==> v14: inputs <==
// testSlave
module testSlave(input clk, input reset,
    input  S_AXI_RREADY,
    output S_AXI_RVALID,
    output[5:0] S_AXI_RID,
    output[31:0] S_AXI_RDATA,
    output[1:0] S_AXI_RRESP,
    output S_AXI_RLAST,
    output S_AXI_ARREADY,
    input  S_AXI_ARVALID,
    input [5:0] S_AXI_ARID,
    input [5:0] S_AXI_ARADDR,
    input [7:0] S_AXI_ARLEN,
    input [2:0] S_AXI_ARSIZE,
    input [1:0] S_AXI_ARBURST,
    output S_AXI_WREADY,
    input  S_AXI_WVALID,
    input [31:0] S_AXI_WDATA,
    input [3:0] S_AXI_WSTRB,
    input  S_AXI_WLAST,
    output S_AXI_AWREADY,
    input  S_AXI_AWVALID,
    input [5:0] S_AXI_AWID,
    input [5:0] S_AXI_AWADDR,
    input [7:0] S_AXI_AWLEN,
    input [2:0] S_AXI_AWSIZE,
    input [1:0] S_AXI_AWBURST,
    input  S_AXI_BREADY,
    output S_AXI_BVALID,
    output[5:0] S_AXI_BID,
    output[1:0] S_AXI_BRESP
);
make LEC_CHECK=0 ABC_AREA=1 CAP_MARGIN=40 CORE_MARGIN=2 CORE_UTILIZATION=72 CTS_CLUSTER_DIAMETER=275 CTS_CLUSTER_SIZE=10 PLACE_DENSITY_LB_ADDON=0.09 SETUP_SLACK_MARGIN=0.54 SLEW_MARGIN=20 finish   # period 1.85 ns
run.sh (not shown) runs the stock make flow with config.mk's settings and CLKGATE_MAP_FILE=.
==> v15 (differences from v14) <==
Settings changed: ABC_AREA 1 to unset, CAP_MARGIN 40 to 20, CTS_CLUSTER_DIAMETER 275 to unset, CTS_CLUSTER_SIZE 10 to 42, PLACE_DENSITY set to 0.6, PLACE_DENSITY_LB_ADDON 0.09 to unset, SETUP_SLACK_MARGIN 0.54 to unset.
==> flow/constraint.sdc (replaced) <==
create_clock -name core_clock -period 2.27 [get_ports {clk}]
set_input_delay 0.4540 -clock core_clock [delete_from_list [all_inputs] [get_ports {clk}]]
set_output_delay 0.4540 -clock core_clock [all_outputs]
set_load 0.01 [all_outputs]
==> flow_summary.toml <==
# yosys + openroad results
[status]
status = "did not finish"
stop_stage = "global routing (5_1_grt)"
firstError = "[ERROR DPL-0038] Utilization greater than 100%, impossible to legalize"

[die]
rows = 69

[synthesis]
adder_share = 0.00956
mux_share = 0
top_cell_area_share = 0.670

[placement]
gp_congestion = 0.958
dp_hpwl_mm = 50.5

[clocking]
post_cts_resized = 328
Source of the figures above: v14

==> flow_summary.toml <==
# flow metrics
[status]
status = "failed layout checks"
violations = "setup timing"

[placement]
gp_congestion = 0.834

[final_timing]
setup_viol = 69
fin_ws_ps = -134

[clocking]
post_cts_resized = 34

[finish]
final_area_mm2 = 0.0323

[worst_setup_path]
crit_family = "AND-OR/OR-AND gates"

[synthesis]
adder_share = 0.00950

[die]
rows = 70
Source of the figures above: v15


========
==> job 5169: inputs <==
testSlave again, from the RTL that the note above started with.
Design testSlave, start of the top module:
module testSlave(input clk, input reset,
    input  S_AXI_RREADY,
    output S_AXI_RVALID,
    output[5:0] S_AXI_RID,
    output[31:0] S_AXI_RDATA,
    output[1:0] S_AXI_RRESP,
    output S_AXI_RLAST,
    output S_AXI_ARREADY,
    input  S_AXI_ARVALID,
    input [5:0] S_AXI_ARID,
    input [5:0] S_AXI_ARADDR,
    input [7:0] S_AXI_ARLEN,
    input [2:0] S_AXI_ARSIZE,
    input [1:0] S_AXI_ARBURST,
    output S_AXI_WREADY,
    input  S_AXI_WVALID,
    input [31:0] S_AXI_WDATA,
    input [3:0] S_AXI_WSTRB,
    input  S_AXI_WLAST,
    output S_AXI_AWREADY,
    input  S_AXI_AWVALID,
    input [5:0] S_AXI_AWID,
    input [5:0] S_AXI_AWADDR,
    input [7:0] S_AXI_AWLEN,
    input [2:0] S_AXI_AWSIZE,
    input [1:0] S_AXI_AWBURST,
    input  S_AXI_BREADY,
    output S_AXI_BVALID,
    output[5:0] S_AXI_BID,
    output[1:0] S_AXI_BRESP
);
==> flow/config.mk <==
export PLATFORM = sky130hd
export DESIGN_NAME = testSlave
export DESIGN_NICKNAME = testSlave
export VERILOG_FILES = /design/flow/design.v
export SDC_FILE = /design/flow/constraint.sdc
export NUM_CORES = 4
export LEC_CHECK = 0
export CAP_MARGIN = 10
export CELL_PAD_IN_SITES_GLOBAL_PLACEMENT = 2
export CORE_ASPECT_RATIO = 1.95
export CORE_MARGIN = 2
export CORE_UTILIZATION = 40
export CTS_CLUSTER_SIZE = 12
export MAX_ROUTING_LAYER = met5
export MIN_ROUTING_LAYER = met2
export PLACE_DENSITY_LB_ADDON = 0.26
export SLEW_MARGIN = 25
export TNS_END_PERCENT = 50
==> flow/constraint.sdc <==
create_clock -name core_clock -period 3.34 [get_ports {clk}]
set_input_delay 0.6680 -clock core_clock [delete_from_list [all_inputs] [get_ports {clk}]]
set_output_delay 0.6680 -clock core_clock [all_outputs]
set_load 0.01 [all_outputs]
==> job 1816 (differences from job 5169) <==
==> flow/config.mk (replaced) <==
export PLATFORM = sky130hd
export DESIGN_NAME = testSlave
export DESIGN_NICKNAME = testSlave
export VERILOG_FILES = /design/flow/design.v
export SDC_FILE = /design/flow/constraint.sdc
export NUM_CORES = 4
export LEC_CHECK = 0
export CAP_MARGIN = 5
export CORE_MARGIN = 2
export CORE_UTILIZATION = 72
export CTS_CLUSTER_SIZE = 37
export PLACE_DENSITY = 0.65
export SETUP_SLACK_MARGIN = 0.4
export SLEW_MARGIN = 20
==> flow/constraint.sdc (replaced) <==
create_clock -name core_clock -period 2.25 [get_ports {clk}]
set_input_delay 0.4500 -clock core_clock [delete_from_list [all_inputs] [get_ports {clk}]]
set_output_delay 0.4500 -clock core_clock [all_outputs]
set_load 0.01 [all_outputs]
==> qor summary <==
item                                                                                job 1816        job 5169
Run status                                                        complete, but fails checks  finished clean
Layout check failures                                                           setup timing               -
Layout overhead on the synthesized area                                                31.0%           14.8%
Critical path's slowest cell                                                         a21oi_1         dfxtp_2
Period utilisation layout                                                               129%           88.4%
Core utilization of the finished layout                                                94.9%           46.3%
Power per cell area                                                               833 nW/µm²      559 nW/µm²
Final estimated routing congestion in global placement                                 0.856           0.749
Logic area                                                                          8470 µm²        7690 µm²
Number of nets in the final layout                                                      2407            2166
Total Routing Usage GR                                                                 42.4%           32.8%
Met3 GRT Util                                                                          9.38%           37.7%
Highest clock rate                                                                 0.345 GHz       0.339 GHz
Post-route minimum period                                                            2.90 ns         2.95 ns
Pre-CTS worst setup slack                                                          -0.318 ns        0.258 ns
Relative area of clock buffers and inverters in the final design                       5.62%           5.32%
Instance area at placement                                                         29400 µm²       28600 µm²
Sequential share of power                                                              45.4%           51.8%
Core Footprint                                                                     36300 µm²       65200 µm²
Part of the power in combinational logic                                               17.7%           12.5%
Clock network fraction of total power                                                  36.9%           35.7%
Overall power consumption                                                           28700 µW        16900 µW
Worst flop-to-flop path endpoint                                               axi_rdata[14]       bram_6[6]
Post-layout worst setup margin                                                     -0.647 ns        0.387 ns
Non-clock buffering overhead in the final layout                                       16.2%           6.53%
Power is estimated from default activity; no workload was simulated.
